## alu
module alu(
	output reg[16 - 1:0] 		data_out,
	output reg 						  		valid_out,
	output reg							  		cmd_out,
	input [16 - 1:0] 			data_in,
	input 							  			valid_in,
	input 							  			cmd_in,
	output reg 									 	amm_read,
	output reg[8 - 1:0] 		amm_address,
	input [8 - 1:0] 			amm_readdata,
	input 									 			amm_waitrequest,
	input[1:0] 							 			amm_response,
	input clk,
	input rst_n
	);
Size: roughly 1700 cells after synthesis, about 640 flip-flops, about 58 I/O pins, ~0.028 mm^2 of cells after synthesis.
clock: 4.17 ns
lec_check: 0
cap_margin: 40
core_margin: 9
core_utilization: 72
cts_cluster_diameter: 363
gpl_timing_driven: 1
hold_slack_margin: 0.3
max_routing_layer: met4
place_density: 0.64
setup_slack_margin: -0.32
slew_margin: 25
run.sh (not shown) runs the stock make flow with config.mk's settings and CLKGATE_MAP_FILE=.
The first run ran to the end with violations: negative setup slack.
Change:
CAP_MARGIN = 10   (was 40)
CORE_MARGIN = 2   (was 9)
CORE_UTILIZATION = 69   (was 72)
CTS_CLUSTER_DIAMETER = 27   (was 363)
HOLD_SLACK_MARGIN = default   (was 0.3)
PLACE_DENSITY = default   (was 0.64)
SETUP_SLACK_MARGIN = 0.62   (was -0.32)
clock period = 3.14 ns   (was 4.17 ns; I/O delays follow)
After rerunning: This time the run did not get past global routing. Synthesized cell count does not change. Area after synthesis does not change. Die size shrinks by 8.9%.
Change:
CAP_MARGIN = 20   (was 10)
CORE_UTILIZATION = 66   (was 69)
CTS_CLUSTER_DIAMETER = 306   (was 27)
The changed run finished but fails on negative setup slack.
Synthesized area stays the same.
Die area increases by a few percent.
Synthesized cell count is unchanged.
Change:
CORE_UTILIZATION = 40   (was 66)
CTS_CLUSTER_DIAMETER = default   (was 306)
GPL_TIMING_DRIVEN = default   (was 1)
MAX_ROUTING_LAYER = default   (was met4)
SETUP_SLACK_MARGIN = default   (was 0.62)
SLEW_MARGIN = 20   (was 25)
clock period = 4.78 ns   (was 3.14 ns; I/O delays follow)
Outcome: Now the flow passed the timing, DRC and antenna checks. Utilization decreases by 36 points. Worst setup slack gets better by 1.2 ns. Design area falls by 6.2%. Routed wire length shrinks by 15%. Synthesized cell count stays the same.
Change:
CORE_UTILIZATION = 66   (was 40)
clock period = 2.66 ns   (was 4.78 ns; I/O delays follow)
What happened: With this change the flow completed, yet does not pass: negative setup slack. Worst hold slack is worse by 0.012 ns. Maximum frequency climbs by 10%. Critical path depth stays the same. Total power rises by 72%. Synthesized area does not change.
Change:
ABC_AREA = 1   (was default)
CORE_UTILIZATION = 57   (was 66)
clock period = 2.7 ns   (was 2.66 ns; I/O delays follow)
After rerunning: The new run completed, yet does not pass: negative setup slack. Maximum frequency is higher by about a fifth. Worst setup slack gets better by 0.64 ns. First-iteration DRC count drops by about a fifth. Non-clock buffer count increases by 9. Count of clock-buffer cells in the layout rose by 7. Total power is higher by roughly a tenth. Register-to-register slack gets better by 0.64 ns. Clock skew fell by 0.0043 ns. Core utilization falls by 9.2 points. Global-route usage went down by 8.1 points.

* * *

== the reference run ==
Starting RTL as in the previous note.
clock: 5.0 ns
lec_check: 0
cap_margin: 20
cell_pad_in_sites_detail_placement: 0
core_aspect_ratio: 1.01
core_margin: 7
core_utilization: 53
cts_cluster_size: 47
gpl_routability_driven: 0
max_routing_layer: met5
slew_margin: 0
tns_end_percent: 35
Here is what was changed in the inputs of the trial run compared with the reference run.
# the reference run
export LEC_CHECK = 0
export CAP_MARGIN = 20
export CELL_PAD_IN_SITES_DETAIL_PLACEMENT = 0
export CORE_ASPECT_RATIO = 1.01
export CORE_MARGIN = 7
export CORE_UTILIZATION = 53
export CTS_CLUSTER_SIZE = 47
export GPL_ROUTABILITY_DRIVEN = 0
export MAX_ROUTING_LAYER = met5
export SLEW_MARGIN = 0
export TNS_END_PERCENT = 35
create_clock -name core_clock -period 5.0 [get_ports {clk}]
# the trial run
export LEC_CHECK = 0
export CAP_MARGIN = 20
export CORE_MARGIN = 2
export CORE_UTILIZATION = 40
export SLEW_MARGIN = 20
create_clock -name core_clock -period 3.89 [get_ports {clk}]
==> comparison <==
- When the trial run is set beside the reference run, its global-route usage over all layers turns out to be 2.8 points smaller.
- Comparing the reference run and the trial run, fraction of met3 tracks used by global routing is higher on the reference run.
- Cmp the trial run vs the reference run: part of the cycle the worst path needs higher in the trial run
- Via count, the reference run and the trial run: smaller value in the reference run
- Final total power for the trial run is higher than for the reference run.
- Summary of the reference run and the trial run: one run falls short of a clean finish, namely the trial run.
- Between the trial run and the reference run, it is the trial run whose register share of the cell area is lower, by 4.8 points.
- Going from the reference run to the trial run, total number of tap cells grew by more than a quarter.
- Of the two values seen for top routing layer in use, met4 was produced by the trial run and met5 by the reference run.
- Layout overhead on the synthesized area ends up lower on the reference run.
- Vertical die dimension came out higher on the trial run than on the reference run.
- For area after synthesis, the reference run and the trial run come out practically identical.

* * *

Setup of wip/umber:
Starting RTL as in the previous note.
clock: 4.37 ns
lec_check: 0
cap_margin: 20
core_margin: 9
core_utilization: 70
cts_cluster_diameter: 306
gpl_timing_driven: 1
max_routing_layer: met4
setup_slack_margin: -0.32
slew_margin: 25
Ran to the end and failed final checks on negative setup slack: wip/umber.
Here is what was changed in the inputs of wip/quartz compared with wip/umber.
- GPL_TIMING_DRIVEN no longer set, was 1
- SETUP_SLACK_MARGIN no longer set, was -0.32
- CTS_CLUSTER_DIAMETER no longer set, was 306
- CORE_UTILIZATION now 69, was 70
- MAX_ROUTING_LAYER no longer set, was met4
- SLEW_MARGIN now 20, was 25
- CORE_MARGIN now 2, was 9
- ABC_AREA now 1, previously not set
- the clock period (ns, I/O delays scaled along) now 2.74, was 4.37
### Flow results
- Global-route met3 utilization ended up 3.0 points lower on wip/quartz than on wip/umber.
- wip/quartz gives more power density normalized to cell area than wip/umber did.
- Area enclosed by the die boundary: wip/quartz and wip/umber compared, lower one is wip/quartz
- [wip/quartz] flow finished | final checks: failed | reasons: negative setup slack
- Comparing wip/quartz and wip/umber, the higher post-detailed-route wirelength per cell is on wip/umber.
Modified inputs, wip/xenon compared to wip/quartz
- putting PLACE_DENSITY at 0.37 where nothing was set
- clearing ABC_AREA, which used to be 1
- putting CTS_CLUSTER_DIAMETER at 25 where nothing was set
- putting CTS_CLUSTER_SIZE at 37 where nothing was set
- swapping 69 for 72 in CORE_UTILIZATION
- swapping 2.74 for 3.79 in the clock period (ns, I/O delays scaled along)
Results
- STATUS run=wip/quartz STAGES=ALL_DONE FINAL_CHECKS=FAILED CAUSE=negative setup slack
- wip/xenon did not run to completion, as it errored out during global routing.
- Taking wip/quartz as the reference point, the summed instance area of the synthesized netlist of wip/xenon falls by 2.0%.
- Chip area: wip/xenon better than wip/quartz
- Summary — worst slack after detailed placement, wip/xenon relative to wip/quartz: higher, by 0.41 ns.
- Per the comparison of wip/xenon with wip/quartz, number of buffers inserted during clock tree synthesis increased by 120% relative to the old numbers, share of the yosys chip area belonging to registers increased by 1.3 points relative to the old numbers, post-synthesis instance total decreased by 1,009 relative to the old numbers, fraction of synthesized area in multiplexers increased by 15 points relative to the old numbers.
- Quantity of gates resized following cts (higher): wip/xenon
- In the flow results for wip/quartz and wip/xenon, the cell total after placement is larger on wip/quartz.
The following lists how wip/zinc was set up differently from wip/xenon:
- PLACE_DENSITY no longer set, was 0.37
- CTS_CLUSTER_SIZE no longer set, was 37
- CTS_CLUSTER_DIAMETER no longer set, was 25
- CORE_UTILIZATION now 40, was 72
- SETUP_SLACK_MARGIN now 0.44, previously not set
- the clock period (ns, I/O delays scaled along) now 4.78, was 3.79
[summary]
wip/zinc reached the end of the flow, and the finished layout is clean on the timing, DRC and antenna checks. Area fraction in mux cells came out exactly the same in wip/zinc and wip/xenon. Taking wip/xenon as the reference, in wip/zinc final RePlAce weighted congestion down about 8%, chip footprint up about 80%, total setup buffers inserted after CTS down 17. The number of cells upsized or downsized after cts in wip/zinc was lower than what wip/xenon gave. Re instance area after placement: wip/zinc and wip/xenon aren't equal, and the higher value belongs to wip/zinc. Adder and majority cell fraction of the synthesized area across wip/zinc and wip/xenon: no real change.
Changes in wip/tundra relative to wip/zinc:
- TNS_END_PERCENT: unset -> 5
- ABC_AREA: unset -> 1
- SETUP_SLACK_MARGIN: 0.44 -> 0.62
- CORE_UTILIZATION: 40 -> 69
- the clock period (ns, I/O delays scaled along): 4.78 -> 2.74
--- outcome ---
Layout checks on wip/tundra: not met. Flow itself completed; violations: negative setup slack. wip/zinc closes out successfully: all stages finished, all timing, DRC and antenna checks passed. On hold slack, the lower figure sits with wip/tundra, not wip/zinc. Compared with wip/zinc, wip/tundra shows a per-instance average area after synthesis that is 5.8 um2 lower. On relative contribution of sequential cells to total power, the higher figure sits with wip/zinc, not wip/tundra. The share of power burned in the clock network in wip/tundra sits 3.6 points below the value recorded for wip/zinc. Core box area for wip/tundra is lower than for wip/zinc. STATUS total wire length after detailed routing: wip/tundra loses against wip/zinc. [wip/tundra] multi-input gate share of total cell area fell 0.42 points relative to wip/zinc. [wip/tundra] non-clock inverter count in the final layout rose about 180% relative to wip/zinc. wip/zinc -> wip/tundra: total number of vias increased by more than half.
For wip/amber, these inputs were changed with respect to wip/tundra:
- removing ABC_AREA (formerly 1)
- removing TNS_END_PERCENT (formerly 5)
- changing CORE_UTILIZATION from 69 to 38
- removing SETUP_SLACK_MARGIN (formerly 0.62)
- changing the clock period (ns, I/O delays scaled along) from 2.74 to 6.21
wip/amber vs. wip/tundra: worst setup slack after layout now sits higher, ratio of final minimum period to clock period fell 53 points.
Looking at sequential power share across wip/tundra and wip/amber, the one that comes out lower is wip/tundra.
wip/amber — critical path depth 6 lower, wip/tundra as reference
wip/amber against wip/tundra: final hold violation count held, detail-routed net length per standard cell went down about 8%.
Every stage of wip/tundra finished as expected; the final checks, on the other hand, flagged negative setup slack, which means the layout fails.
Looking at the reports, wip/amber completed the entire flow and the layout it produced met the timing, DRC and antenna checks.
Looking only at number of multi-input combinational cells, and setting everything else aside, the lower value of wip/tundra and wip/amber goes to wip/amber.
[wip/amber vs wip/tundra] instance tally after logic synthesis: lower in wip/amber
date[19][7] as the critical path capture point was reported by wip/tundra, and date[27][7] by wip/amber.
Routed wire in wip/amber totals less than in wip/tundra.
Changes observed in wip/amber relative to wip/tundra: clock skew shows a reduction of 0.010 ns, post-layout total power shows a reduction of about 60%.
No activity file was given, so power comes from the tool's default toggle rates.
